===== design/flow/run.sh =====
#!/bin/bash
# the make line also repeats each setting of config.mk as NAME=value (left out here)
make -C /OpenROAD-flow-scripts/flow DESIGN_CONFIG=/design/flow/config.mk WORK_HOME=/design/flow/orfs CLKGATE_MAP_FILE= finish

===== design/flow/config.mk =====
export PLATFORM = sky130hd
export DESIGN_NAME = SP_wocg
export DESIGN_NICKNAME = SP_wocg
export VERILOG_FILES = /design/flow/design.v
export SDC_FILE = /design/flow/constraint.sdc
export NUM_CORES = 4
export LEC_CHECK = 0
export ABC_AREA = 1
export CAP_MARGIN = 20
export CORE_MARGIN = 2
export CORE_UTILIZATION = 72
export CTS_CLUSTER_DIAMETER = 225
export CTS_CLUSTER_SIZE = 10
export HOLD_SLACK_MARGIN = 0.28
export PLACE_DENSITY_LB_ADDON = 0.05
export SETUP_SLACK_MARGIN = 0.74
export SLEW_MARGIN = 20
export SYNTH_MEMORY_MAX_BITS = 16384

===== design/flow/constraint.sdc =====
create_clock -name core_clock -period 2.68 [get_ports {clk}]
set_input_delay 0.5360 -clock core_clock [delete_from_list [all_inputs] [get_ports {clk}]]
set_output_delay 0.5360 -clock core_clock [all_outputs]
set_load 0.01 [all_outputs]

===== design/flow/design.v =====
module SP_wocg(
	clk,
	rst_n,
	in_valid,
	in_data,
	in_mode,
	out_valid,
	out_data
);
input clk, rst_n, in_valid;
input [2:0] in_mode;
input [8:0] in_data;
output reg out_valid;
output reg [8:0] out_data;
genvar idx;
integer i;
localparam IDLE = 4'b0000;
localparam INV  = 4'b0001;
localparam MUL  = 4'b0010;
localparam SORT = 4'b0100;
localparam SUM  = 4'b1000;
reg [3:0] cur_state,next_state;
reg [4:0] cnt;
reg [2:0] cnt_data;
reg [8:0] data_temp;
reg [10:0] data_sum [0:5]; 
reg [2:0] mode_r;
wire idle_state = cur_state == IDLE;
wire inv_in_valid  = cur_state[0] && cnt < 6;
wire mul_in_valid  = cur_state[1] && cnt < 6;
wire sort_in_valid = cur_state[2] && cnt < 6;
wire sum_in_valid  = cur_state[3] && cnt < 6;
wire inv_out_valid,mul_out_valid,sort_out_valid;
wire [8:0] inv_out_data,mul_out_data,sort_out_data;
wire [8:0] sum_mod_out_w;   
wire inv_done  = cur_state[0] && cnt == 'd18;
wire mul_done  = cur_state[1] && cnt == 'd12;
wire sort_done = cur_state[2] && cnt == 'd11;
reg  sum_done ;
wire mode0_cnt_flag = cur_state[3] && mode_r == 'd0 && cnt == 'd5;
always @(posedge clk or negedge rst_n) begin
	if (!rst_n) begin
		cur_state <= IDLE;
	end
	else begin
		cur_state <= next_state;
	end
end
always @(*) begin
	case(cur_state)
		IDLE : next_state = in_valid  ? in_mode[0] ? INV : in_mode[1] ? MUL : in_mode[2] ? SORT : SUM : IDLE;
		INV  : next_state = inv_done  ? mode_r[1] ? MUL : mode_r[2] ? SORT : SUM : INV;
		MUL  : next_state = mul_done  ? mode_r[2] ? SORT : SUM : MUL;
		SORT : next_state = sort_done ? SUM : SORT;
		SUM  : next_state = sum_done  ? IDLE : SUM;
		default : next_state = IDLE;
	endcase
end
always @(*) begin 
	if(cur_state[3]) begin
		if(mode_r == 'd0) sum_done = cnt == 'd12;
		else sum_done = cnt == 'd7;
	end
	else sum_done = 0;
end
always @(posedge clk or negedge rst_n) begin
	if (!rst_n) begin
		cnt <= 'd0;
	end
	else begin
		if(idle_state) cnt <= 'd0;
		else if(inv_done | mul_done | sort_done) cnt <= 'd0;
		else cnt <= cnt + 'd1;
	end
end
always @(posedge clk or negedge rst_n) begin
	if (!rst_n) begin
		cnt_data <= 'd0;
	end
	else begin
		if(inv_in_valid)  cnt_data <= cnt_data + 'd1;
		else if(mul_in_valid)  cnt_data <= cnt_data + 'd1;
		else if(sort_in_valid) cnt_data <= cnt_data + 'd1;
		else if(mode0_cnt_flag) cnt_data <= 'd1;
		else if(cur_state[3])  cnt_data <= cnt_data + 'd1;
		else if(inv_done | mul_done | sort_done | sum_done) cnt_data <= 'd0;
	end
end
always @(posedge clk or negedge rst_n) begin
	if (!rst_n) begin
		mode_r <= 'd0;
	end
	else if(in_valid && idle_state)begin
		mode_r <= in_mode;
	end
end
always @(posedge clk or negedge rst_n) begin
	if (!rst_n) begin
		data_temp <= 'd0;
	end
	else begin
		if(in_valid) data_temp <= in_data;
		else if(inv_out_valid)  data_temp <= inv_out_data;
		else if(mul_out_valid)  data_temp <= mul_out_data;
		else if(sort_out_valid) data_temp <= sort_out_data;
	end
end
always @(posedge clk or negedge rst_n) begin
	if (!rst_n) begin
		for(i=0;i<6;i=i+1) begin
			data_sum[i] <= 'd0;
		end
	end
	else begin
		if(inv_in_valid) begin
			data_sum[cnt_data] <= data_sum[cnt_data] + data_temp;   
		end
		else if(mul_in_valid)  begin 
			if(mode_r[0]) data_sum[cnt_data] <= data_sum[cnt_data] + data_temp;   
			else data_sum[cnt_data] <= data_sum[cnt_data] + (data_temp << 1);   
		end
		else if(sort_in_valid) begin
			if(mode_r[1:0] == 'd0) data_sum[cnt_data] <= (data_sum[cnt_data] + data_temp) + (data_temp << 1);   
			else if(mode_r[1]) data_sum[cnt_data] <= data_sum[cnt_data] + data_temp;  
			else data_sum[cnt_data] <= data_sum[cnt_data] + (data_temp << 1);  
		end
		else if(sum_in_valid)  begin
			if(mode_r[2:0] == 'd0) data_sum[cnt_data] <= data_sum[cnt_data] + (data_temp << 2);   
			else if(mode_r[2]) data_sum[cnt_data] <= data_sum[cnt_data] + data_temp;  
			else if(mode_r[1]) data_sum[cnt_data] <= data_sum[cnt_data] + (data_temp << 1);  
			else data_sum[cnt_data] <= (data_sum[cnt_data] + data_temp) + (data_temp << 1);  
		end
		else if(idle_state) begin
			for(i=0;i<6;i=i+1) begin
				data_sum[i] <= 'd0;
			end
		end
	end
end
always @(posedge clk or negedge rst_n) begin
	if (!rst_n) begin
		out_data <= 'd0;
	end
	else begin
		if(sum_done) out_data <= 'd0;
		else if(cur_state[3]) begin 
			if(mode_r == 'd0) out_data <= cnt > 'd5 ? sum_mod_out_w : 'd0;
			else out_data <= cnt > 'd0 ? sum_mod_out_w : 'd0;
		end
	end
end
always @(posedge clk or negedge rst_n) begin
	if (!rst_n) begin
		out_valid <= 0;
	end
	else begin
		if(sum_done) out_valid <= 0;
		else if(cur_state[3]) begin 
			if(mode_r == 'd0) out_valid <= cnt > 'd5 ? 1 : 0;
			else out_valid <= cnt > 'd0 ? 1 : 0;
		end
	end
end
Modular_Inv Inv_inst (.clk(clk),.rst_n(rst_n),.in_valid(inv_in_valid),.in_data(data_temp),.out_valid(inv_out_valid) ,.out_data(inv_out_data));
Modular_Mul Mul_inst (.clk(clk),.rst_n(rst_n),.in_valid(mul_in_valid),.in_data(data_temp),.out_valid(mul_out_valid) ,.out_data(mul_out_data));
Sort      Sort_inst (.clk(clk),.rst_n(rst_n),.in_valid(sort_in_valid),.in_data(data_temp),.out_valid(sort_out_valid),.out_data(sort_out_data));
Modular_509 U_inst_C(.in_data({7'd0,data_sum[cnt_data - 1]}),.out_data(sum_mod_out_w));
endmodule
module Modular_509(in_data,out_data);
parameter BIAS = 9'd509;
input [17:0] in_data;
output reg [8:0] out_data;
wire  [10:0] tmp = (in_data[8:0] + in_data[17:9]) + (in_data[17:9] << 1);
wire  [10:0] tmp_bias_509  = tmp - BIAS;
wire  [10:0] tmp_bias_1018 = tmp - (BIAS<<1);
wire  [10:0] tmp_bias_1527 = tmp - (BIAS<<1) - BIAS;
wire  [10:0] tmp_bias_2036 = tmp - (BIAS<<2);
always @(*) begin
	if(tmp < BIAS) out_data = tmp;
	else if(tmp_bias_509  < BIAS) out_data = tmp_bias_509 ;
	else if(tmp_bias_1018 < BIAS) out_data = tmp_bias_1018;
	else if(tmp_bias_1527 < BIAS) out_data = tmp_bias_1527;
	else out_data = tmp_bias_2036;
end
endmodule
module Modular_Inv(clk,rst_n,in_valid,in_data,out_valid,out_data);
input  [8:0] in_data;
input  clk,rst_n,in_valid;
output out_valid;
output [8:0] out_data;
localparam IDLE = 2'b00;
localparam CAL  = 2'b01;
localparam OUT  = 2'b10;
reg [1:0] cur_state,next_state;
reg [5:0] st_end_flag_r;
reg pulse;
reg [3:0] cnt;
reg [17:0] data_A_r[0:5],data_B_r[0:5];
wire cal_done = cnt == 'd12;
wire out_done = cnt == 'd5 && cur_state[1];
reg  [5:0] stall_flag_r;
wire  [8:0] modA_out_w[0:2];
wire  [8:0] modB_out_w[0:2];
reg  [17:0] modA_in_w [0:2];
reg  [17:0] modB_in_w [0:2];
wire [17:0] mulA_out_w[0:2];
wire [17:0] mulB_out_w[0:2];
reg   [8:0] mulA_in_w [0:2];
reg   [8:0] mulB_in_w [0:2];
genvar idx;
integer i;
assign out_valid = cur_state[1];
assign out_data = out_valid ? data_A_r[cnt] : 'd0;
always @(posedge clk or negedge rst_n) begin
	if (!rst_n) begin
		cur_state <= IDLE;
	end
	else begin
		cur_state <= next_state;
	end
end
always @(*) begin
	case(cur_state)
		IDLE:next_state = in_valid ? CAL : IDLE;
		CAL :next_state = cal_done ? OUT : CAL ;
		OUT :next_state = out_done ? IDLE: OUT ;
		default: next_state = IDLE;
	endcase
end
generate
	for(idx=0;idx<3;idx=idx+1) begin
		Modular_509 U_inst_A(.in_data(modA_in_w[idx]),.out_data(modA_out_w[idx]));
		Modular_509 U_inst_B(.in_data(modB_in_w[idx]),.out_data(modB_out_w[idx]));
	end
endgenerate
generate
	for(idx=0;idx<3;idx=idx+1) begin
		assign mulA_out_w[idx] =  mulA_in_w[idx] * mulB_in_w[idx];
		assign mulB_out_w[idx] =  mulB_in_w[idx] * mulB_in_w[idx];
	end
endgenerate
always @(*) begin 
	for(i=0;i<3;i=i+1) begin
		if(pulse)
			mulA_in_w[i] = data_A_r[2*i];
		else
			mulA_in_w[i] = data_A_r[2*i+1];
	end
end
always @(*) begin 
	for(i=0;i<3;i=i+1) begin
		if(pulse)
			mulB_in_w[i] = data_B_r[2*i];
		else
			mulB_in_w[i] = data_B_r[2*i+1];
	end
end
always @(*) begin 
	for(i=0;i<3;i=i+1) begin
		if(!pulse)
			modA_in_w[i] = data_A_r[2*i];
		else
			modA_in_w[i] = data_A_r[2*i+1];
	end
end
always @(*) begin 
	for(i=0;i<3;i=i+1) begin
		if(!pulse)
			modB_in_w[i] = data_B_r[2*i];
		else
			modB_in_w[i] = data_B_r[2*i+1];
	end
end
always @(posedge clk or negedge rst_n) begin
	if (!rst_n) begin
		cnt <= 'd0;
	end
	else begin
		if(in_valid) cnt <= cnt + 'd1;
		else if(cal_done | out_done) cnt <= 'd0;
		else if(cur_state[1]) cnt <= cnt + 'd1;
		else if(pulse) cnt <= cnt + 'd1;
	end
end
always @(posedge clk or negedge rst_n) begin
	if (!rst_n) begin
		stall_flag_r <= 'd0;
	end
	else begin
		if(cnt == 'd3 && cur_state[0]) stall_flag_r <= 6'b000001;
		else if(cnt == 'd4 && cur_state[0]) stall_flag_r <= 6'b000011;
		else stall_flag_r <= stall_flag_r << 1;
	end
end
always @(posedge clk or negedge rst_n) begin
	if (!rst_n) begin
		pulse <= 0;
	end
	else begin
		if(out_done) pulse <= 0;
		else if(cur_state[0] | cur_state[1]) pulse <= ~pulse;
	end
end
always @(posedge clk or negedge rst_n) begin
	if (!rst_n) begin
		st_end_flag_r <= 'd0;
	end
	else begin
		if(in_valid) st_end_flag_r[cnt] <= 1;
		else if(cur_state[1]) st_end_flag_r[cnt] <= 0;
	end
end
always @(posedge clk or negedge rst_n) begin
	if (!rst_n) begin
		for(i=0;i<6;i=i+1) begin
			data_A_r[i] <= 'd0;
		end
	end
	else begin
		for(i=0;i<6;i=i+2) begin  
			if(in_valid && cnt == i)  data_A_r[i] <= in_data;
			else if(stall_flag_r[i])  data_A_r[i] <= data_A_r[i];
			else if(st_end_flag_r[i]) data_A_r[i] <= !pulse ? modA_out_w[i>>1] : mulA_out_w[i>>1];
			else data_A_r[i] <= 'd0;
		end
		for(i=1;i<6;i=i+2) begin  
			if(in_valid && cnt == i)  data_A_r[i] <= in_data;
			else if(stall_flag_r[i])  data_A_r[i] <= data_A_r[i];
			else if(st_end_flag_r[i]) data_A_r[i] <= !pulse ? mulA_out_w[i>>1] : modA_out_w[i>>1];
			else data_A_r[i] <= 'd0;
		end
	end
end
always @(posedge clk or negedge rst_n) begin
	if (!rst_n) begin
		for(i=0;i<6;i=i+1) begin
			data_B_r[i] <= 'd0;
		end
	end
	else begin
		for(i=0;i<6;i=i+2) begin  
			if(in_valid && cnt == i) data_B_r[i] <= in_data*in_data;
			else if(st_end_flag_r[i]) data_B_r[i] <= !pulse ? modB_out_w[i>>1] : mulB_out_w[i>>1] ;
			else data_B_r[i] <= 'd0;
		end
		for(i=1;i<6;i=i+2) begin  
			if(in_valid && cnt == i) data_B_r[i] <= in_data*in_data;
			else if(st_end_flag_r[i]) data_B_r[i] <= !pulse ? mulB_out_w[i>>1] : modB_out_w[i>>1];
			else data_B_r[i] <= 'd0;
		end
	end
end
endmodule
module Modular_Mul(clk,rst_n,in_valid,in_data,out_valid,out_data);
input  [8:0] in_data;
input  clk,rst_n,in_valid;
output out_valid;
output [8:0] out_data;
localparam IDLE = 2'b00;
localparam CAL  = 2'b01;
localparam OUT  = 2'b10;
reg [1:0] cur_state,next_state;
reg [3:0] cnt;
reg [8:0] b_r[0:5];
reg [8:0] tmp_mod_r;
reg [8:0] tmp1_r;
reg [8:0] tmp2_r;
reg [8:0] tmp3_r;
reg [8:0] tmp4_r;
reg [17:0] tmp_r;
genvar idx;
integer i;
wire [8:0] mod_out_w;
reg  [8:0] in_mul_A_w,in_mul_B_w;
Modular_509 U_inst_C(.in_data(tmp_r),.out_data(mod_out_w));
assign out_valid = cur_state[1];
assign out_data  = out_valid ? tmp_mod_r : 'd0;
always @(posedge clk or negedge rst_n) begin
	if (!rst_n) begin
		cur_state <= IDLE;
	end
	else begin
		cur_state <= next_state;
	end
end
always @(*) begin
	case(cur_state)
		IDLE:next_state = in_valid ? CAL : IDLE;
		CAL :next_state = cnt == 'd10 ? OUT : CAL ;
		OUT :next_state = cnt == 'd0 ? IDLE: OUT ;
		default: next_state = IDLE;
	endcase
end
always @(*) begin
	if(in_valid) begin
		in_mul_A_w = b_r[0];
	end
	else begin
		case(cnt)
			'd5 :in_mul_A_w = b_r[0];
			'd6 :in_mul_A_w = tmp_mod_r;
			'd7 :in_mul_A_w = tmp2_r;
			'd8 :in_mul_A_w = tmp1_r;
			'd9 :in_mul_A_w = b_r[0];
			'd10:in_mul_A_w = b_r[1];
			'd11:in_mul_A_w = b_r[2];
			'd12:in_mul_A_w = b_r[3];
			'd13:in_mul_A_w = b_r[4];
			'd14:in_mul_A_w = b_r[5];
			default:in_mul_A_w = 'd0;
		endcase
	end
end
always @(*) begin
	if(in_valid) begin
		in_mul_B_w = in_data;
	end
	else begin
		case(cnt)
			'd5 :in_mul_B_w = b_r[5];
			'd6 :in_mul_B_w = tmp4_r;
			'd7 :in_mul_B_w = tmp4_r;
			'd8 :in_mul_B_w = tmp4_r;
			'd9 :in_mul_B_w = tmp_mod_r;
			'd10:in_mul_B_w = tmp_mod_r;
			'd11:in_mul_B_w = tmp3_r;
			'd12:in_mul_B_w = tmp3_r;
			'd13:in_mul_B_w = tmp1_r;
			'd14:in_mul_B_w = tmp2_r;
			default:in_mul_B_w = 'd0;
		endcase
	end
end
always @(posedge clk or negedge rst_n) begin
	if (!rst_n) begin
		cnt <= 'd0;
	end
	else begin
		if(cur_state[0] | cur_state[1]) cnt <= cnt + 'd1; 
		else if(cur_state == IDLE) cnt <= 'd0;
	end
end
always @(posedge clk or negedge rst_n) begin
	if (!rst_n) begin
		for(i=0;i<6;i=i+1) begin
			b_r[i] <= 'd0;
		end
	end
	else begin
		if(in_valid) begin
			for(i=0;i<5;i=i+1) begin
				b_r[0] <= in_data;
				b_r[i+1] <= b_r[i];
			end
		end
	end
end
always @(posedge clk or negedge rst_n) begin
	if (!rst_n) begin
		tmp_r <= 'd0;
	end
	else begin
		tmp_r <= in_mul_A_w * in_mul_B_w;
	end
end
always @(posedge clk or negedge rst_n) begin
	if (!rst_n) begin
		tmp_mod_r <= 'd0;
	end
	else begin
		tmp_mod_r <= mod_out_w;
	end
end
always @(posedge clk or negedge rst_n) begin
	if (!rst_n) begin
		tmp1_r <= 'd0;
	end
	else begin
		tmp1_r <= cur_state[1] ? tmp1_r : tmp_mod_r;
	end
end
always @(posedge clk or negedge rst_n) begin
	if (!rst_n) begin
		tmp2_r <= 'd0;
	end
	else begin
		tmp2_r <= cur_state[1] ? tmp2_r : tmp1_r;
	end
end
always @(posedge clk or negedge rst_n) begin
	if (!rst_n) begin
		tmp3_r <= 'd0;
	end
	else begin
		tmp3_r <= cur_state[1] ? tmp3_r : tmp2_r;
	end
end
always @(posedge clk or negedge rst_n) begin
	if (!rst_n) begin
		tmp4_r <= 'd0;
	end
	else begin
		tmp4_r <= tmp3_r;
	end
end
endmodule
module Sort(clk,rst_n,in_valid,in_data,out_valid,out_data);
input  [8:0] in_data;
input  clk,rst_n,in_valid;
output out_valid;
output [8:0] out_data;
integer i;
reg [8:0] data_r[0:5];
reg [4:0] st_flag_r;
reg [1:0] cur_state,next_state;
localparam IDLE = 2'b00;
localparam RD   = 2'b01;
localparam SORT = 2'b10;
localparam OUT  = 2'b11;
wire sort_done = st_flag_r == 'd1 && cur_state == SORT;
wire rd_done = st_flag_r[0] && cur_state == RD;
wire out_done = st_flag_r == 0 && cur_state == OUT;
assign out_valid = cur_state == OUT;
assign out_data  = out_valid ? data_r[5] : 'd0;
always @(posedge clk or negedge rst_n) begin
	if (!rst_n) begin
		cur_state <= IDLE;
	end
	else begin
		cur_state <= next_state;
	end
end
always @(*) begin
	case(cur_state)
		IDLE:next_state = in_valid  ? RD   : IDLE;
		RD  :next_state = rd_done   ? SORT : RD  ;
		SORT:next_state = sort_done ? OUT  : SORT;
		OUT: next_state = out_done  ? IDLE : OUT ;
		default: next_state = IDLE;
	endcase
end
always @(posedge clk or negedge rst_n) begin
	if (!rst_n) begin
		st_flag_r <= 'd0;
	end
	else if (cur_state == IDLE || sort_done) begin
		st_flag_r <= 'b10000;
	end
	else if(rd_done) begin
		st_flag_r <= 'b10101;
	end
	else begin
		st_flag_r <= st_flag_r >> 1;
	end
end
always @(posedge clk or negedge rst_n) begin
	if (!rst_n) begin
		for(i=0;i<6;i=i+1) begin
			data_r[i] <= 'd0;
		end
	end
	else begin
		if(in_valid) begin
			if(in_data > data_r[0]) begin
				data_r[0] <= in_data;
				data_r[1] <= data_r[0];
				data_r[2] <= data_r[1];
				data_r[3] <= data_r[2];
				data_r[4] <= data_r[3];
				data_r[5] <= data_r[4];
			end
			else begin
				data_r[1] <= in_data;
				data_r[2] <= data_r[1];
				data_r[3] <= data_r[2];
				data_r[4] <= data_r[3];
				data_r[5] <= data_r[4];
			end
		end
		else if(cur_state == SORT && st_flag_r[0]) begin   
      		for(i=1;i<5;i=i+2)
      		begin
      		  data_r[i  ] <= (data_r[i] < data_r[i+1]) ? data_r[i+1] : data_r[i  ];
      		  data_r[i+1] <= (data_r[i] < data_r[i+1]) ? data_r[i  ] : data_r[i+1];
      		end
		end
		else if(cur_state == SORT && !st_flag_r[0]) begin
      		for(i=2;i<5;i=i+2)
      		begin
      		  data_r[i  ] <= (data_r[i] < data_r[i+1]) ? data_r[i+1] : data_r[i  ];
      		  data_r[i+1] <= (data_r[i] < data_r[i+1]) ? data_r[i  ] : data_r[i+1];
      		end
		end
		else if(cur_state == OUT) begin
      		for(i=0;i<5;i=i+1)
      		begin
      		  data_r[i+1] <= data_r[i];
      		end
		end
		else if(cur_state == IDLE) begin
			for(i=0;i<6;i=i+1) begin
				data_r[i] <= 'd0;
			end
		end
	end
end
endmodule

==> results of run 1 <==
[metrics by stage]
stage,power [uW],area [sq um]
3_5_place_dp,190000,76200
3_3_place_gp,176000,76200
2_1_floorplan,108000,62500
==> Changelog: implementation, run 1 <==
### Metrics

* Status: aborted with a tool error
* Stopped at: clock tree synthesis
* Error: [ERROR DPL-0033] detailed placement checks failed during check placement.
* Die Width at between 200 and 300 um
* Most common reg cell: dfrtp_1
* Synthesized Nets at 9407
* RD Place Congestion at between 1 and 1.5
* Aoi share at 0.139
* Main logic family: adder cells
* Cells after Synth at 8443
* Die Area at 85700 sq um
* # port buffers at 24
* Chip area line of the yosys report at between 60000 and 70000 sq um
* Unique cell types at 69
* Core Footprint at 82400 sq um
* Adder share at 0.249
* Mux frac, synth at 0.000688
* Area leader, netlist: dfrtp_1
* XORs/XNORs by Area at 0.0430
* Top cells by area: dfrtp_1 (22%), fa_1 (14%), nand2_1 (13%), ha_1 (11%), inv_1 (9.6%)
* Synth flops at 521
* Number of enable flip-flop cells at 0
* DP HPWL at around 200000 um
* Yosys simple share at 0.238
* Post-Place Cells at around 11000
* # Cells Yosys at 8443
* Post-synth seq share at 0.217
* Top post-synthesis cells by count: nand2_1 (2080), inv_1 (1531), nor2_1 (703)
* Async S/R FF share, synth at 1.00
* Floorplan-stage core utilization at 0.729
* Ports at 25
* Dominant cell area share at 0.217
* Dpl ws at -3.56 ns
* Post-Syn Area at 60100 sq um
* Synth warnings at 14
* Rows at 105
* Most numerous cell in the Yosys netlist: nand2_1
* Syn Area/Cell at 7.11 sq um
* Die Y at 293 um
==> run 2: changes to the inputs <==
Settings changed: ABC_AREA 1 to not set, CORE_UTILIZATION 72 to 70, CTS_CLUSTER_DIAMETER 225 to 336, CTS_CLUSTER_SIZE 10 to 31, HOLD_SLACK_MARGIN 0.28 to not set, PLACE_DENSITY_LB_ADDON 0.05 to not set, SETUP_SLACK_MARGIN 0.74 to not set.
Clock period 2.68 ns to 5.24 ns, I/O delays scaled along.
==> run 2 against run 1 <==
The flow stops in global routing. Die area increased by 2.2%. Synthesized area is 0.56% lower. Synthesized cell count shrank 19%.
==> Changelog: implementation, run 2 <==
### Metrics

* Chip area line of the yosys report at 59700 sq um (was 60100 sq um)
* Post-Place Cell Area at 70900 sq um (was 76200 sq um)
* Num Clock Sinks at 521
* Stopped at: global routing (was clock tree synthesis)
* Syn Area/Cell at 8.70 sq um (was 7.11 sq um)
* RD Place Congestion at 1.05 (was 1.11)
* Floorplan-stage core utilization at 0.704 (was 0.729)
* Adder share at 0.251 (was 0.249)
* Synth flops at 521 (unchanged)
* Dominant cell area share at 0.218 (was 0.217)
* Core Footprint at 84900 sq um (was 82400 sq um)
* Mux frac, synth at 0.0645 (was 0.000688)
* XORs/XNORs by Area at 0.0426 (was 0.0430)
* Dpl ws at -0.654 ns (was -3.56 ns)
* Status: aborted with a tool error (unchanged)
* CTS root buf: clkbuf_16
* Die Y at 296 um (was 293 um)
* Gr usage total at 0.831
* Die Area at 87700 sq um (was 85700 sq um)
* Inserted Clock Buffers at 20
* H-tree Lvls at 1
* Most common reg cell: dfrtp_1 (unchanged)
* Unique cell types at 122 (was 69)
* Aoi share at 0.207 (was 0.139)
* Top cells by area: dfrtp_1 (22%), fa_1 (14%), ha_1 (11%), nand2_1 (4.6%), mux2_2 (4.6%) (was dfrtp_1 (22%), fa_1 (14%), nand2_1 (13%), ha_1 (11%), inv_1 (9.6%))
* Die Width at 296 um (was 293 um)
* Post-Syn Area at 59700 sq um (was 60100 sq um)
* Async S/R FF share, synth at 1.00 (unchanged)
* Top post-synthesis cells by count: nand2_1 (739), inv_1 (694), nor2_1 (589) (was nand2_1 (2080), inv_1 (1531), nor2_1 (703))
* Cells after Synth at 6860 (was 8443)
* Number of enable flip-flop cells at 0 (unchanged)
* Ports at 25 (unchanged)
* Rows at 107 (was 105)
* Most numerous cell in the Yosys netlist: nand2_1 (unchanged)
* Main logic family: adder cells (unchanged)
* # Cells Yosys at 6860 (was 8443)
* Yosys simple share at 0.152 (was 0.238)
* Synth warnings at 14 (unchanged)
* Post-synth seq share at 0.218 (was 0.217)
* # port buffers at 24 (unchanged)
* Area leader, netlist: dfrtp_1 (unchanged)
* GRT overflow at between 600 and 700
* DP HPWL at 161000 um (was 199000 um)
* Synthesized Nets at 7824 (was 9407)
* CTS max path bufs at 3
* Error: [ERROR GRT-0232] Routing congestion too high. Check the congestion heatmap in the GUI. (was [ERROR DPL-0033] detailed placement checks failed during check placement.)
## run 2: stage by stage
| stage | total power, uW | utilization | TNS (ns) | instances |
|---|---|---|---|---|
| floorplan | 26800 | - | -11.05 | 6860 |
| global placement | 40300 | 0.835 | -42.31 | 8931 |
| detailed placement | 41800 | 0.835 | -65.69 | 8932 |
| CTS | 45300 | 0.864 | -51.02 | 9043 |
## run 2: layer usage
metal / track usage / GRT overflow
met1: 0.817 / 29
met2: 0.969 / 363
met3: 0.714 / 37
met4: 0.846 / 205
met5: 0.455 / 12
## run 2: repair_timing
action / CTS
cloned: 7
buffers inserted: 74
pin swaps: 134
resized: 269
setup endpoints to repair: 223
hold buffers: 0
==> run 3: changes to the inputs <==
Settings changed: CORE_UTILIZATION 70 to 72, CTS_CLUSTER_DIAMETER 336 to 266, CTS_CLUSTER_SIZE 31 to not set, PLACE_DENSITY set to 0.66, SETUP_SLACK_MARGIN set to -0.38.
Clock period 5.24 ns to 5.22 ns, I/O delays scaled along.
==> run 3 against run 2 <==
The run again fails in global routing. Synthesized area did not move. Synthesized cell count did not move. Die area fell by 2.7%.
==> Changelog: implementation, run 3 <==
### Metrics

* Status: aborted with a tool error (unchanged)
* Stopped at: global routing (unchanged)
* Error: [ERROR GRT-0232] Routing congestion too high. Check the congestion heatmap in the GUI. (unchanged)
* XORs/XNORs by Area at 0.0426 (unchanged)
* Mux frac, synth at 0.0645 (unchanged)
* H-tree Lvls at 2 (was 1)
* Adder share at 0.251 (unchanged)
* Top cells by area: dfrtp_1 (22%), fa_1 (14%), ha_1 (11%), nand2_1 (4.6%), mux2_2 (4.6%) (unchanged)
* CTS max path bufs at 3 (unchanged)
* Main logic family: adder cells (unchanged)
* Gr usage total at 0.819
* Die Width at 292 um (was 296 um)
* Aoi share at 0.207 (unchanged)
* Yosys simple share at 0.152 (unchanged)
* # port buffers at 24 (unchanged)
* Inserted Clock Buffers at 59 (was 20)
* Post-Place Cell Area at 70300 sq um (was 70900 sq um)
* Synthesized Nets at 7824 (unchanged)
* GRT overflow at about 48
* Area leader, netlist: dfrtp_1 (unchanged)
* Async S/R FF share, synth at 1.00 (unchanged)
* Dominant cell area share at 0.218 (unchanged)
* Most common reg cell: dfrtp_1 (unchanged)
* Top post-synthesis cells by count: nand2_1 (739), inv_1 (694), nor2_1 (589) (unchanged)
* # Cells Yosys at 6860 (unchanged)
* Chip area line of the yosys report at 59700 sq um (unchanged)
* Die Y at 292 um (was 296 um)
* Floorplan-stage core utilization at 0.727 (was 0.704)
* Post-synth seq share at 0.218 (unchanged)
* Most numerous cell in the Yosys netlist: nand2_1 (unchanged)
* DP HPWL at 160000 um (was 161000 um)
* Rows at 105 (was 107)
* Synth warnings at 14 (unchanged)
* RD Place Congestion at 0.997 (was 1.05)
* Num Clock Sinks at 521 (unchanged)
* Ports at 25 (unchanged)
* Number of enable flip-flop cells at 0 (unchanged)
* CTS root buf: clkbuf_16 (unchanged)
* Unique cell types at 122 (unchanged)
* Post-Syn Area at 59700 sq um (unchanged)
* Synth flops at 521 (unchanged)
* Die Area at 85300 sq um (was 87700 sq um)
* Cells after Synth at 6860 (unchanged)
* Core Footprint at 82100 sq um (was 84900 sq um)
* Syn Area/Cell at 8.70 sq um (unchanged)
run 3: through the flow:
stage	setup TNS [ns]	cells	setup WS (ns)
floorplan	-44.59	6860	-0.418
global placement	-61.83	8945	-0.641
detailed placement	-97.40	8945	-1.13
CTS	-80.08	9125	-0.639
run 3: metal layers:
metal | GRT overflow | GRT usage
met2 | 13 | 0.949
met5 | 2 | 0.526
met4 | 20 | 0.801
met1 | 3 | 0.803
met3 | 10 | 0.723
run 3: repair_timing:
action                     4_1_cts
pin swaps                      159
hold buffers                     0
gates cloned                     6
buffers inserted                98
resized                        374
setup endpoints to repair      167
==> run 4: changes to the inputs <==
Settings changed: CAP_MARGIN 20 to 10, CELL_PAD_IN_SITES_GLOBAL_PLACEMENT set to 1, CORE_UTILIZATION 72 to 61, CTS_CLUSTER_DIAMETER 266 to not set, PLACE_DENSITY 0.66 to 0.71, SETUP_SLACK_MARGIN -0.38 to 0.97.
Clock period 5.22 ns to 4.23 ns, I/O delays scaled along.
==> run 4 against run 3 <==
Now fails the layout checks on max-slew violations, negative setup slack. Synthesized cell count unchanged. Synthesized area unchanged. Die area up 18%.
==> Changelog: implementation, run 4 <==
### Implementation results

* Status: complete, but fails checks (was aborted with a tool error)
* Layout check faults: max-slew violations, negative setup slack
* # Cells Yosys at 6860 (unchanged)
* Setup TNS at -418.55 ns
* Setup ws final at -2.07 ns
* Clock Power Share at 0.079
* Critical Path Slowest Stage Cell: fa_1
* Via Count at 68000
* GRT overflow at 0
* Comb pwr share at 0.818
* Post-DRT Antenna Nets at 0
* Critical path depth at 29
* DRC at 0
* Worst Setup SP: Inv_inst.pulse
* Bufs and invs on worst path at 10
* Vias in the first global route at between 60000 and 70000
* Leakage at 0.0414 uW
* Top Consumer: combinational logic
* Startpoint types: flip-flop
* Internal Power at around 37000 uW
* Sw Ratio at 0.512
* Iteration-0 DRC count of the detailed router at 9647
* Cells after Synth at 6860 (unchanged)
* Largest net degree at the start of global routing at 93
* Met3 WL at approximately 32000 um
* Flop pwr share at 0.103
* Worst r2r src: Inv_inst.pulse
* First-pass GRT wire length at around 360000 um
* Slew headroom at -0.104
* Post-Route M1 WL at 87500 um
* Die Area at 100000 sq um (was 85300 sq um)
* Synth warnings at 14 (unchanged)
* Setup Viol. Count Final at 307
* Max-cap violation count at 0
* Net Sw Power at 38400 uW
* Inserted Clock Buffers at 60 (was 59)
* Area leader, netlist: dfrtp_1 (unchanged)
* Floorplan-stage core utilization at 0.617 (was 0.727)
* XORs/XNORs by Area at 0.0426 (unchanged)
* P per Cell Area at between 800 and 900 nW/um^2
* Met2 wire len at 112000 um
* Highest clock rate at 0.159 GHz
* CTS tree: built
* Core Footprint at 96900 sq um (was 82100 sq um)
* Top post-synthesis cells by count: nand2_1 (739), inv_1 (694), nor2_1 (589) (unchanged)
* RSZ-0062 raised after global routing: yes
* Main logic family: adder cells (unchanged)
* Rows at 114 (was 105)
* Avg WL per Cell at 25.4 um
* Total Wirelength at 257000 um
* CTS max path bufs at 3 (unchanged)
* Dpl ws at -1.73 ns (was -1.13 ns)
* Most numerous cell in the Yosys netlist: nand2_1 (unchanged)
* R2R depth at 29
* Most common reg cell: dfrtp_1 (unchanged)
* Worst path required time at 4.79 ns
* Synthesized Nets at 7824 (unchanged)
* Crit-path max FO at 5
* Insertion Delay late pin at roughly 0.76 ns
* Mux frac, synth at 0.0645 (unchanged)
* Worst Tran Pin Value at 1.66 ns
* Top delay family on crit path: adder cells
* H-tree Lvls at 2 (unchanged)
* R2r setup slk at -2.07 ns
* Adder share at 0.251 (unchanged)
* Gr usage total at 0.446
* Top cell by count, worst path: fa_1
* DP HPWL at 158000 um (was 160000 um)
* Worst R2R End: Inv_inst.data_B_r[0][17]
* Post-layout period usage at 1.49
* Crit Path Class: reg2reg
* Tool warnings at ~110
* Unique cell types at 122 (unchanged)
* Final Critical Period at 6.30 ns
* Combinational group power at 61400 uW
* Die Y at 317 um (was 292 um)
* # port buffers at 24 (unchanged)
* Clock group power at 5930 uW
* Dominant cell area share at 0.218 (unchanged)
* Area grow syn2layout at 43.0%
* First-pass iteration count of the detailed router at 12
* Worst setup path endpoint: Inv_inst.data_B_r[0][17]
* Fin. Hold Viols at 0
* Number of enable flip-flop cells at 0 (unchanged)
* CP Capture Type: flip-flop
* Die Width at 317 um (was 292 um)
* Routed vias/inst at 6.71
* Max VDD drop at about 2.4 mV
* Max Slew Vio Count at 1
* Yosys simple share at 0.152 (unchanged)
* Ports at 25 (unchanged)
* Async S/R FF share, synth at 1.00 (unchanged)
* Top cells by area: dfrtp_1 (22%), fa_1 (14%), ha_1 (11%), nand2_1 (4.6%), mux2_2 (4.6%) (unchanged)
* Syn Area/Cell at 8.70 sq um (unchanged)
* Sequential cell power at 7750 uW
* Worst Clk Skew at 0.0505 ns
* Worst EP arrival at between 6 and 7 ns
* Post-Syn Area at 59700 sq um (unchanged)
* Critical path's largest stage delay at 0.53 ns
* Chip area line of the yosys report at 59700 sq um (unchanged)
* Hold bufs inserted after CTS at 0 (unchanged)
* Core Util, Final at 0.882
* Num Clock Sinks at 521 (unchanged)
* Aoi share at 0.207 (unchanged)
* Post-synth seq share at 0.218 (unchanged)
* Final hold slack at ~0.13 ns
* CTS root buf: clkbuf_16 (unchanged)
* Final net count at 9742
* Clock slew at reported path FFs at 0.07 ns
* Min-delay worst type: in2async
* Initial antenna violation count at 24
* DR top layer: met5
* Synth flops at 521 (unchanged)
* RD Place Congestion at 1.04 (was 0.997)
==> run 4: final cells by class <==
class | count | area, sq um
diodes | 18 | 45.0
flip-flops and latches | 521 | 13000
clock buffers | 78 | 1670
fillers | 4603 | 11400
clock inverters | 35 | 469
well taps | 1276 | 1600
inverters | 712 | 2750
repair buffers | 2151 | 17500
multi-input cells | 5332 | 48300
==> run 4: layer usage <==
metal	vias to the layer above	global-route usage
met5	-	0
met4	8	0.292
met3	2193	0.117
met2	5346	0.710
met1	32300	0.536
li1	28100	-
==> run 4: what timing repair did <==
| item | in CTS | in global routing |
|---|---|---|
| buffers inserted | 239 | 127 |
| pin swaps | 374 | 267 |
| gates resized | 720 | 347 |
| cloned | 7 | 0 |
| endpoints found under the setup margin | 320 | 347 |
==> run 4: per-stage QoR <==
| stage | power, uW | cell area (sq um) | instances |
|---|---|---|---|
| floorplan | 33300 | 61800 | 6860 |
| global placement | 54800 | 75300 | 9618 |
| detailed placement | 56200 | 75300 | 9618 |
| CTS | 67200 | 82700 | 9977 |
| global route | 77500 | 85400 | 10100 |
| finish | 75100 | 85400 | 10100 |
==> run 5: changes to the inputs <==
Settings changed: CAP_MARGIN 10 to 20, CELL_PAD_IN_SITES_GLOBAL_PLACEMENT 1 to not set, CORE_UTILIZATION 61 to 72, CTS_CLUSTER_DIAMETER set to 388, CTS_CLUSTER_SIZE set to 96, PLACE_DENSITY 0.71 to not set, SETUP_SLACK_MARGIN 0.97 to 1.83.
Clock period 4.23 ns to 6.72 ns, I/O delays scaled along.
==> run 5 against run 4 <==
The flow now stops in global routing. Die area shrank 15%. Synthesized area stayed put. Synthesized cell count did not move.
==> Changelog: implementation, run 5 <==
### Metrics

* Cells after Synth at 6860 (unchanged)
* Post-Syn Area at 59700 sq um (unchanged)
* # port buffers at 24 (unchanged)
* Chip area line of the yosys report at 59700 sq um (unchanged)
* Post-synth seq share at 0.218 (unchanged)
* Aoi share at 0.207 (unchanged)
* Floorplan-stage core utilization at 0.727 (was 0.617)
* # Cells Yosys at 6860 (unchanged)
* CTS root buf: clkbuf_16 (unchanged)
* Yosys simple share at 0.152 (unchanged)
* Most numerous cell in the Yosys netlist: nand2_1 (unchanged)
* RD Place Congestion at 0.993 (was 1.04)
* Top post-synthesis cells by count: nand2_1 (739), inv_1 (694), nor2_1 (589) (unchanged)
* Top cells by area: dfrtp_1 (22%), fa_1 (14%), ha_1 (11%), nand2_1 (4.6%), mux2_2 (4.6%) (unchanged)
* Area leader, netlist: dfrtp_1 (unchanged)
* Die Y at 292 um (was 317 um)
* Main logic family: adder cells (unchanged)
* Dominant cell area share at 0.218 (unchanged)
* Unique cell types at 122 (unchanged)
* Stopped at: global routing
* CTS max path bufs at 3 (unchanged)
* Die Area at 85300 sq um (was 100000 sq um)
* XORs/XNORs by Area at 0.0426 (unchanged)
* H-tree Lvls at 1 (was 2)
* Inserted Clock Buffers at 9 (was 60)
* Rows at 105 (was 114)
* Error: [ERROR GRT-0232] Routing congestion too high. Check the congestion heatmap in the GUI.
* Status: aborted with a tool error (was complete, but fails checks)
* Synth warnings at 14 (unchanged)
* Number of enable flip-flop cells at 0 (unchanged)
* Async S/R FF share, synth at 1.00 (unchanged)
* Ports at 25 (unchanged)
* Gr usage total at 0.775
* Num Clock Sinks at 521 (unchanged)
* DP HPWL at 136000 um (was 158000 um)
* Most common reg cell: dfrtp_1 (unchanged)
* Hold bufs inserted after CTS at 0 (unchanged)
* GRT overflow at 61
* Die Width at 292 um (was 317 um)
* Mux frac, synth at 0.0645 (unchanged)
* Core Footprint at 82100 sq um (was 96900 sq um)
* Synth flops at 521 (unchanged)
* Adder share at 0.251 (unchanged)
* Synthesized Nets at 7824 (unchanged)
* Syn Area/Cell at 8.70 sq um (unchanged)
run 5: what timing repair did:
| action | in CTS |
|---|---|
| resized | 844 |
| buffers inserted | 521 |
| pin swaps | 383 |
| gates cloned | 23 |
| setup endpoints to repair | 299 |
run 5: through the flow:
step	cell area, sq um	setup slack, ns	std cells	hold WS, ns	total power [uW]
floorplan	61800	1.20	6860	0.369	21100
global placement	62700	0.573	7787	0.380	26900
detailed placement	62700	0.421	7787	0.395	27600
CTS	71400	0.914	8344	0.465	33800
run 5: metal layers:
layer / GRT overflow / global-route usage
met1: 1 / 0.777
met2: 22 / 0.935
met3: 10 / 0.625
met4: 28 / 0.746
met5: 0 / 0.418
==> run 6: changes to the inputs <==
Settings changed: ABC_AREA set to 1, CELL_PAD_IN_SITES_DETAIL_PLACEMENT set to 2, CORE_ASPECT_RATIO set to 0.53, CORE_MARGIN 2 to 9, CORE_UTILIZATION 72 to 40, CTS_CLUSTER_DIAMETER 388 to 371, CTS_CLUSTER_SIZE 96 to not set, GPL_TIMING_DRIVEN set to 0, MAX_ROUTING_LAYER set to met5, MIN_ROUTING_LAYER set to met1, PLACE_DENSITY_LB_ADDON set to 0.28, SETUP_SLACK_MARGIN 1.83 to 0.14, SLEW_MARGIN 20 to 30, TNS_END_PERCENT set to 90.
Clock period 6.72 ns to 9.18 ns, I/O delays scaled along.
==> run 6 against run 5 <==
Synthesized cell count rose by 23%. Synthesized area increased by 0.56%. Die area grew 94%. The run again fails in global routing.
==> Changelog: implementation, run 6 <==
### Metrics

* Post-Syn Area at 60100 sq um (was 59700 sq um)
* # Cells Yosys at 8443 (was 6860)
* Async S/R FF share, synth at 1.00 (unchanged)
* Die Y at 300 um (was 292 um)
* Ports at 25 (unchanged)
* XORs/XNORs by Area at 0.0430 (was 0.0426)
* Post-synth seq share at 0.217 (was 0.218)
* Adder share at 0.249 (was 0.251)
* Syn Area/Cell at 7.11 sq um (was 8.70 sq um)
* GRT overflow at 137
* CTS max path bufs at 3 (unchanged)
* Cells after Synth at 8443 (was 6860)
* Die Area at 165000 sq um (was 85300 sq um)
* Top cells by area: dfrtp_1 (22%), fa_1 (14%), nand2_1 (13%), ha_1 (11%), inv_1 (9.6%) (was dfrtp_1 (22%), fa_1 (14%), ha_1 (11%), nand2_1 (4.6%), mux2_2 (4.6%))
* Floorplan-stage core utilization at 0.403 (was 0.727)
* Yosys simple share at 0.238 (was 0.152)
* Aoi share at 0.139 (was 0.207)
* Gr usage total at 0.613
* Area leader, netlist: dfrtp_1 (unchanged)
* Top post-synthesis cells by count: nand2_1 (2080), inv_1 (1531), nor2_1 (703) (was nand2_1 (739), inv_1 (694), nor2_1 (589))
* Post-Place Cells at 10500 (was 7787)
* Die Width at 550 um (was 292 um)
* Main logic family: adder cells (unchanged)
* Error: [ERROR GRT-0116] Global routing finished with congestion. Check the congestion regions in the DRC Viewer. (was [ERROR GRT-0232] Routing congestion too high. Check the congestion heatmap in the GUI.)
* Core Footprint at 149000 sq um (was 82100 sq um)
* Synth warnings at 14 (unchanged)
* Rows at 103 (was 105)
* Post-Place Cell Area at 63100 sq um (was 62700 sq um)
* Status: aborted with a tool error (unchanged)
* Dominant cell area share at 0.217 (was 0.218)
* H-tree Lvls at 2 (was 1)
* # port buffers at 23 (was 24)
* Synthesized Nets at 9407 (was 7824)
* Number of enable flip-flop cells at 0 (unchanged)
* DP HPWL at 309000 um (was 136000 um)
* Unique cell types at 69 (was 122)
* Num Clock Sinks at 521 (unchanged)
* Synth flops at 521 (unchanged)
* Mux frac, synth at 0.000688 (was 0.0645)
* CTS root buf: clkbuf_16 (unchanged)
* Inserted Clock Buffers at 61 (was 9)
* Chip area line of the yosys report at 60100 sq um (was 59700 sq um)
* RD Place Congestion at 1.00 (was 0.993)
* Most numerous cell in the Yosys netlist: nand2_1 (unchanged)
* Most common reg cell: dfrtp_1 (unchanged)
* Stopped at: global routing (unchanged)
run 6: repair_timing:
item | 4_1_cts
setup buffers | 0
hold buffers | 0
endpoints found under the setup margin | 129
resized | 17
run 6: metal layers:
metal / track usage / GRT overflow
met1: 0.630 / 3
met2: 0.774 / 52
met3: 0.455 / 11
met4: 0.559 / 71
met5: 0.270 / 0
run 6: metrics by stage:
stage	power, uW	utilization	TNS [ns]	worst slack, ns
after CTS	53400	0.439	0	0.117
after global placement	38700	0.421	-9172.76	-17.83
after floorplan	28800	-	0	3.14
after detailed placement	47700	0.423	-24.74	-0.737
==> run 7: changes to the inputs <==
Settings changed: ABC_AREA 1 to 0, CAP_MARGIN 20 to 35, CELL_PAD_IN_SITES_DETAIL_PLACEMENT 2 to 1, CELL_PAD_IN_SITES_GLOBAL_PLACEMENT set to 1, CORE_ASPECT_RATIO 0.53 to not set, CORE_MARGIN 9 to 7, CORE_UTILIZATION 40 to 39, CTS_CLUSTER_DIAMETER 371 to not set, GPL_ROUTABILITY_DRIVEN set to 0, GPL_TIMING_DRIVEN 0 to 1, MIN_ROUTING_LAYER met1 to met2, PLACE_DENSITY_LB_ADDON 0.28 to 0.03, SETUP_SLACK_MARGIN 0.14 to -0.2, SLEW_MARGIN 30 to 10, TNS_END_PERCENT 90 to not set.
Clock period 9.18 ns to 8.0 ns, I/O delays scaled along.
==> run 7 against run 6 <==
Now clean on timing, DRC and antenna. Synthesized cell count down 19%. Synthesized area is 0.56% lower. Die area shrank 0.51%.
==> Changelog: implementation, run 7 <==
### Implementation results

* Inserted Clock Buffers at 71 (was 61)
* Core Footprint at 152000 sq um (was 149000 sq um)
* Final hold slack at 0.400 ns
* Hold bufs inserted after CTS at 0 (unchanged)
* Yosys simple share at 0.152 (was 0.238)
* Register area at 13000 sq um
* Floorplan-stage core utilization at 0.393 (was 0.403)
* Number of enable flip-flop cells at 0 (unchanged)
* Largest net degree at the start of global routing at 122
* Mux frac, synth at 0.0645 (was 0.000688)
* CP Capture Type: flip-flop
* Clock slew at reported path FFs at 0.07 ns
* Setup Viol. Count Final at 0
* Worst path required time at 8.60 ns
* DP HPWL at 163000 um (was 309000 um)
* Startpoint types: flip-flop
* First-pass GRT wire length at around 340000 um
* CTS max path bufs at 3 (unchanged)
* Num Clock Sinks at 521 (unchanged)
* Area grow syn2layout at 9.23%
* Worst Clk Skew at 0.0434 ns
* Chip area line of the yosys report at 59700 sq um (was 60100 sq um)
* Highest clock rate at 0.133 GHz
* Die Y at 405 um (was 300 um)
* Sw Ratio at 0.572
* Worst Tran Pin Value at 1.03 ns
* Unique cell types at 122 (was 69)
* Via Count at roughly 72000
* Flop pwr share at 0.147
* DRC at 0
* Worst r2r src: Inv_inst.pulse
* Sequential cell power at 4290 uW
* Post-Place Cells at 8790 (was 10500)
* Cells after Synth at 6860 (was 8443)
* Most numerous cell in the Yosys netlist: nand2_1 (unchanged)
* Gate Area at around 43000 sq um
* Critical path depth at 20
* CTS root buf: clkbuf_16 (unchanged)
* Fill cells at 17700
* Initial antenna violation count at 2
* Synth warnings at 14 (unchanged)
* Post-CTS Setup Bufs at 0 (unchanged)
* Worst R2R End: Inv_inst.data_A_r[0][0]
* Combinational group power at 21600 uW
* Main logic family: adder cells (unchanged)
* Die Width at 405 um (was 550 um)
* R2R depth at 20
* Critical path's largest stage delay at 1.01 ns
* Clock Power Share at 0.116
* Gr usage total at 0.384
* Post-Syn Area at 59700 sq um (was 60100 sq um)
* Final Critical Period at roughly 7.5 ns
* Routed vias/inst at 8.08
* RSZ-0062 raised after global routing: no
* Worst hold path depth at 0
* XORs/XNORs by Area at 0.0426 (was 0.0430)
* Leakage at between 0.03 and 0.04 uW
* Die Area at 164000 sq um (was 165000 sq um)
* R2r setup slk at ~0.5 ns
* # Cells Yosys at 6860 (was 8443)
* Insertion Delay late pin at 0.69 ns
* Total Wirelength at 217000 um
* Setup ws final at around 0.50 ns
* Async S/R FF share, synth at 1.00 (unchanged)
* Crit Path Class: reg2reg
* Top cell by count, worst path: a21oi_1
* Max Slew Vio Count at 0
* Aoi share at 0.207 (was 0.139)
* Worst Setup SP: Inv_inst.pulse
* Slew headroom at 0.313
* Status: timing/DRC/antenna clean (was aborted with a tool error)
* Avg WL per Cell at about 24 um
* Top post-synthesis cells by count: nand2_1 (739), inv_1 (694), nor2_1 (589) (was nand2_1 (2080), inv_1 (1531), nor2_1 (703))
* Top Consumer: combinational logic
* Hold Crit Start: Mul_inst.tmp3_r[5]
* Setup TNS at 0 ns
* Top cells by area: dfrtp_1 (22%), fa_1 (14%), ha_1 (11%), nand2_1 (4.6%), mux2_2 (4.6%) (was dfrtp_1 (22%), fa_1 (14%), nand2_1 (13%), ha_1 (11%), inv_1 (9.6%))
* Iteration-0 DRC count of the detailed router at 11800
* Post-DRT Antenna Nets at 0
* Syn Area/Cell at 8.70 sq um (was 7.11 sq um)
* Crit-path cells: buf_4, mux2_2, fa_1, ha_1, fa_1, xor2_2, ha_1, a21oi_1, buf_4, a21oi_1, nand4_1, nor3_1, a211oi_1, a2111oi_0, mux2i_1, a21oi_2, o21ai_0, xnor2_1, a222oi_1, a21oi_1
* First-pass iteration count of the detailed router at 14
* P per Cell Area at between 400 and 500 nW/um^2
* Dominant cell area share at 0.218 (was 0.217)
* Post-Layout Cell Count at 8932
* Min-delay worst type: reg2reg
* Worst EP arrival at 8.10 ns
* Critical Path Slowest Stage Cell: dfrtp_4
* Adder share at 0.251 (was 0.249)
* # resized after CTS at 0 (was 17)
* Hold Path Sink: Mul_inst.tmp4_r[5]
* H-tree Lvls at 3 (was 2)
* Post-layout period usage at 0.938
* Max VDD drop at 1.20 mV
* Crit-path max FO at ~53
* Rows at 143 (was 103)
* Comb pwr share at 0.738
* Synth flops at 521 (unchanged)
* Net Sw Power at between 15000 and 20000 uW
* CTS tree: built
* Ports at 25 (unchanged)
* Fin. Hold Viols at 0
* Max-cap violation count at 0
* Most common reg cell: dfrtp_1 (unchanged)
* Final net count at around 7800
* GRT overflow at 0
* Synthesized Nets at 7824 (was 9407)
* Dpl ws at 0.723 ns (was -0.737 ns)
* Internal Power at 12500 uW
* Worst setup path endpoint: Inv_inst.data_A_r[0][0]
* Design Power at 29200 uW
* # port buffers at 24 (was 23)
* Bufs and invs on worst path at 2
* Top delay family on crit path: AND-OR/OR-AND gates
* Post-synth seq share at 0.218 (was 0.217)
* Vias in the first global route at about 84000
* Clock group power at roughly 3400 uW
* Tool warnings at between 100 and 150
* Area leader, netlist: dfrtp_1 (unchanged)
run 7: layout make-up:
class,count,area share
Multi-Input combinational cell,5331,0.657
Sequential cell,521,0.200
Inverter,712,0.0410
Tap cell,2030,0.0389
Clock buffer,102,0.0318
Timing Repair Buffer,206,0.0265
Clock inverter,26,0.00458
Antenna cell,4,0.000153
run 7: through the flow:
step / cell area, sq um / utilization
3_5_place_dp: 62800 / 0.413
6_report: 65200 / 0.429
3_3_place_gp: 62600 / 0.412
4_1_cts: 65100 / 0.429
5_1_grt: 65200 / 0.429
2_1_floorplan: 59700 / -
run 7: metal layers:
metal | routed length [um] | vias to the layer above | global-route usage
met2 | 109000 | 20800 | 0.461
met4 | 16300 | 59 | 0.0643
met1 | 0 | 25500 | -
met5 | 1440 | - | 0.120
li1 | - | 24000 | -
met3 | 90800 | 1849 | 0.526
==> run 8: changes to the inputs <==
Settings changed: ABC_AREA 0 to not set, CAP_MARGIN 35 to 20, CELL_PAD_IN_SITES_DETAIL_PLACEMENT 1 to not set, CELL_PAD_IN_SITES_GLOBAL_PLACEMENT 1 to not set, CORE_MARGIN 7 to 2, CORE_UTILIZATION 39 to 61, GPL_ROUTABILITY_DRIVEN 0 to not set, GPL_TIMING_DRIVEN 1 to not set, MAX_ROUTING_LAYER met5 to not set, MIN_ROUTING_LAYER met2 to not set, PLACE_DENSITY_LB_ADDON 0.03 to not set, SETUP_SLACK_MARGIN -0.2 to not set, SLEW_MARGIN 10 to 20.
Clock period 8.0 ns to 8.26 ns, I/O delays scaled along.
==> run 8 against run 7 <==
Clock skew increased by 0.022 ns. Sequential power shrank 6.1%. Synthesized area did not move. Count of clock-buffer cells in the layout is 16 lower. Flip-flop count unchanged. Non-clock buffer count down 72. Still clean on timing, DRC and antenna. Clock power is 17% lower. Combinational power decreased by 17%. Register-to-register slack improved by 0.24 ns. Power shrank 15%.
==> Changelog: implementation, run 8 <==
### Implementation results

* Sw Ratio at 0.547 (was 0.572)
* Final net count at 7725 (was 7807)
* Initial antenna violation count at 1 (was 2)
* RD Place Congestion at 0.958
* Dpl ws at 0.960 ns (was 0.723 ns)
* R2r setup slk at 0.74 ns (was 0.50 ns)
* DR top layer: met4 (was met5)
* Core Footprint at 96900 sq um (was 152000 sq um)
* Leakage at 0.0301 uW (was 0.0307 uW)
* Max Slew Vio Count at 0 (unchanged)
* Hold Path Sink: Mul_inst.tmp4_r[0] (was Mul_inst.tmp4_r[5])
* Top Consumer: combinational logic (unchanged)
* Setup Viol. Count Final at 0 (unchanged)
* Inserted Clock Buffers at 61 (was 71)
* XORs/XNORs by Area at 0.0426 (unchanged)
* R2R depth at 28 (was 20)
* Hold Crit Start: Mul_inst.tmp3_r[0] (was Mul_inst.tmp3_r[5])
* Dominant cell area share at 0.218 (unchanged)
* CTS max path bufs at 3 (unchanged)
* Num Clock Sinks at 521 (unchanged)
* DRC at 0 (unchanged)
* Max-cap violation count at 0 (unchanged)
* Met2 wire len at 79100 um (was 109000 um)
* GRT overflow at 0 (unchanged)
* Flop pwr share at 0.162 (was 0.147)
* Die Area at 100000 sq um (was 164000 sq um)
* Routed vias/inst at 6.42 (was 8.08)
* Synthesized Nets at 7824 (unchanged)
* First-pass iteration count of the detailed router at 9 (was 14)
* Crit Path Class: reg2reg (unchanged)
* Worst Clk Skew at 0.0651 ns (was 0.0434 ns)
* Worst hold path depth at 0 (unchanged)
* Rows at 114 (was 143)
* # Cells Yosys at 6860 (unchanged)
* Worst path required time at 8.88 ns (was 8.60 ns)
* Fin. Hold Viols at 0 (unchanged)
* P per Cell Area at 393 nW/um^2 (was 448 nW/um^2)
* Combinational group power at 18000 uW (was 21600 uW)
* Adder share at 0.251 (unchanged)
* Post-Syn Area at 59700 sq um (unchanged)
* CP Capture Type: flip-flop (unchanged)
* Bufs and invs on worst path at 4 (was 2)
* Ports at 25 (unchanged)
* Clock Power Share at 0.113 (was 0.116)
* Comb pwr share at 0.725 (was 0.738)
* Worst setup path endpoint: Mul_inst.tmp_r[17] (was Inv_inst.data_A_r[0][0])
* Worst r2r src: Mul_inst.cnt[0] (was Inv_inst.pulse)
* Sequential cell power at 4030 uW (was 4290 uW)
* Most common reg cell: dfrtp_1 (unchanged)
* Met3 WL at 12300 um (was 90800 um)
* Diodes inserted at 0 (was 4)
* Synth flops at 521 (unchanged)
* CTS root buf: clkbuf_16 (unchanged)
* Post-DRT Antenna Nets at 0 (unchanged)
* Aoi share at 0.207 (unchanged)
* Status: timing/DRC/antenna clean (unchanged)
* First-pass GRT wire length at 278000 um (was 335000 um)
* Syn Area/Cell at 8.70 sq um (unchanged)
* Setup ws final at 0.740 ns (was 0.496 ns)
* Area grow syn2layout at 6.09% (was 9.23%)
* Die Width at 317 um (was 405 um)
* Tool warnings at 111 (was 115)
* Worst EP arrival at 8.14 ns (was 8.10 ns)
* Largest net degree at the start of global routing at 170 (was 122)
* Yosys simple share at 0.152 (unchanged)
* CTS tree: built (unchanged)
* Number of enable flip-flop cells at 0 (unchanged)
* Main logic family: adder cells (unchanged)
* Worst R2R End: Mul_inst.tmp_r[17] (was Inv_inst.data_A_r[0][0])
* # port buffers at 24 (unchanged)
* Gr usage total at 0.347 (was 0.384)
* Area leader, netlist: dfrtp_1 (unchanged)
* Most numerous cell in the Yosys netlist: nand2_1 (unchanged)
* RSZ-0062 raised after global routing: no (unchanged)
* Worst Setup SP: Mul_inst.cnt[0] (was Inv_inst.pulse)
* Top cells by area: dfrtp_1 (22%), fa_1 (14%), ha_1 (11%), nand2_1 (4.6%), mux2_2 (4.6%) (unchanged)
* Async S/R FF share, synth at 1.00 (unchanged)
* Highest clock rate at 0.133 GHz (about the same)
* Post-synth seq share at 0.218 (unchanged)
* Cells after Synth at 6860 (unchanged)
* Unique cell types at 122 (unchanged)
* Floorplan-stage core utilization at 0.617 (was 0.393)
* H-tree Lvls at 2 (was 3)
* # resized after CTS at 0 (unchanged)
* Top delay family on crit path: AND-OR/OR-AND gates (unchanged)
* Crit-path max FO at 29 (was 53)
* Post-layout period usage at 0.910 (was 0.938)
* Post-Route M1 WL at 75400 um (was 0 um)
* Top post-synthesis cells by count: nand2_1 (739), inv_1 (694), nor2_1 (589) (unchanged)
* Post-CTS Setup Bufs at 0 (unchanged)
* Worst Tran Pin Value at 1.07 ns (was 1.03 ns)
* Mux frac, synth at 0.0645 (unchanged)
* Critical Path Slowest Stage Cell: ha_1 (was dfrtp_4)
* Synth warnings at 14 (unchanged)
* Min-delay worst type: reg2reg (unchanged)
* Critical path depth at 28 (was 20)
* Max VDD drop at 0.705 mV (was 1.20 mV)
* Via Count at 51900 (was 72200)
* Clock group power at 2820 uW (was 3380 uW)
* Iteration-0 DRC count of the detailed router at 5056 (was 11800)
* Startpoint types: flip-flop (unchanged)
* Total Wirelength at 175000 um (was 217000 um)
* Clock slew at reported path FFs at 0.06 ns (was 0.07 ns)
* Hold bufs inserted after CTS at 0 (unchanged)
* Insertion Delay late pin at 0.70 ns (was 0.69 ns)
* Internal Power at 11300 uW (was 12500 uW)
* Slew headroom at 0.281 (was 0.313)
* Vias in the first global route at 49900 (was 83800)
* Chip area line of the yosys report at 59700 sq um (unchanged)
* Setup TNS at 0 ns (unchanged)
* Critical path's largest stage delay at 0.83 ns (was 1.01 ns)
* Die Y at 317 um (was 405 um)
* Final Critical Period at 7.52 ns (was 7.50 ns)
* Top cell by count, worst path: a21oi_1 (unchanged)
* Avg WL per Cell at 21.6 um (was 24.3 um)
* DP HPWL at 134000 um (was 163000 um)
* Net Sw Power at 13600 uW (was 16700 uW)
run 8: area by class of cell:
| type | instances | area [sq um] |
|---|---|---|
| sequential | 521 | 13000 |
| inverter | 712 | 2670 |
| clock inverter | 28 | 330 |
| fill | 8235 | 33500 |
| clock buffer | 86 | 1740 |
| multi-input combinational | 5331 | 42800 |
| tap | 1276 | 1600 |
| timing repair buffer | 134 | 1130 |
run 8: per-layer routing:
metal,global-route usage,vias up
met2,0.547,2003
li1,-,24000
met3,0.0472,374
met5,0,-
met4,0.143,0
met1,0.484,25500
run 8: through the flow:
| step | util | instances | total power [uW] | cell area, sq um | hold slack (ns) |
|---|---|---|---|---|---|
| floorplan | - | 6860 | 16300 | 59700 | 0.369 |
| global route | 0.654 | 8088 | 26700 | 63400 | 0.426 |
| CTS | 0.654 | 8087 | 24700 | 63300 | 0.402 |
| finish | 0.654 | 8088 | 24900 | 63400 | 0.402 |
| detailed placement | 0.633 | 7973 | 21700 | 61300 | 0.389 |
| global placement | 0.633 | 7973 | 21500 | 61300 | 0.388 |
==> run 9: changes to the inputs <==
Settings changed: CAP_MARGIN 20 to 40, CORE_UTILIZATION 61 to 72, CTS_CLUSTER_SIZE set to 36, PLACE_DENSITY set to 0.66.
Clock period 8.26 ns to 5.47 ns, I/O delays scaled along.
==> run 9 against run 8 <==
Synthesized area did not move. The flow now stops in global routing. Die area fell by 15%. Synthesized cell count did not move.
==> Changelog: implementation, run 9 <==
### Metrics

* Stopped at: global routing
* CTS root buf: clkbuf_16 (unchanged)
* Post-Syn Area at 59700 sq um (unchanged)
* # port buffers at 24 (unchanged)
* Status: aborted with a tool error (was timing/DRC/antenna clean)
* Adder share at 0.251 (unchanged)
* Rows at 105 (was 114)
* Cells after Synth at 6860 (unchanged)
* Main logic family: adder cells (unchanged)
* Async S/R FF share, synth at 1.00 (unchanged)
* Synth warnings at 14 (unchanged)
* Yosys simple share at 0.152 (unchanged)
* Floorplan-stage core utilization at 0.727 (was 0.617)
* Synthesized Nets at 7824 (unchanged)
* Die Y at 292 um (was 317 um)
* H-tree Lvls at 2 (unchanged)
* RD Place Congestion at 1.03 (was 0.958)
* DP HPWL at 149000 um (was 134000 um)
* Die Width at 292 um (was 317 um)
* Mux frac, synth at 0.0645 (unchanged)
* Area leader, netlist: dfrtp_1 (unchanged)
* Chip area line of the yosys report at 59700 sq um (unchanged)
* Error: [ERROR GRT-0232] Routing congestion too high. Check the congestion heatmap in the GUI.
* XORs/XNORs by Area at 0.0426 (unchanged)
* Unique cell types at 122 (unchanged)
* Top post-synthesis cells by count: nand2_1 (739), inv_1 (694), nor2_1 (589) (unchanged)
* Most common reg cell: dfrtp_1 (unchanged)
* Hold bufs inserted after CTS at 0 (unchanged)
* Dominant cell area share at 0.218 (unchanged)
* Post-Place Cell Area at 67900 sq um (was 61300 sq um)
* Post-synth seq share at 0.218 (unchanged)
* Die Area at 85300 sq um (was 100000 sq um)
* Synth flops at 521 (unchanged)
* Core Footprint at 82100 sq um (was 96900 sq um)
* Top cells by area: dfrtp_1 (22%), fa_1 (14%), ha_1 (11%), nand2_1 (4.6%), mux2_2 (4.6%) (unchanged)
* Syn Area/Cell at 8.70 sq um (unchanged)
* Gr usage total at 0.885
* Inserted Clock Buffers at 58 (was 61)
* Number of enable flip-flop cells at 0 (unchanged)
* Most numerous cell in the Yosys netlist: nand2_1 (unchanged)
* Aoi share at 0.207 (unchanged)
* # Cells Yosys at 6860 (unchanged)
* CTS max path bufs at 3 (unchanged)
* Ports at 25 (unchanged)
* Num Clock Sinks at 521 (unchanged)
* GRT overflow at 842
-- run 9: routing by layer --
metal | GRT usage | GRT overflow
met5 | 0.682 | 6
met4 | 0.864 | 252
met3 | 0.802 | 105
met2 | 0.986 | 391
met1 | 0.879 | 88
-- run 9: repair_timing --
item / CTS
endpoints found under the setup margin: 185
gates cloned: 6
resized: 663
pin swaps: 325
setup buffers: 182
-- run 9: stage by stage --
step | setup slack (ns) | util | setup TNS (ns) | instances
floorplan | -0.107 | - | -0.955 | 6860
global placement | -0.255 | 0.825 | -17.83 | 8572
detailed placement | -0.630 | 0.827 | -36.24 | 8586
CTS | -0.335 | 0.904 | -14.56 | 8874
No activity file was given, so power comes from the tool's default toggle rates.
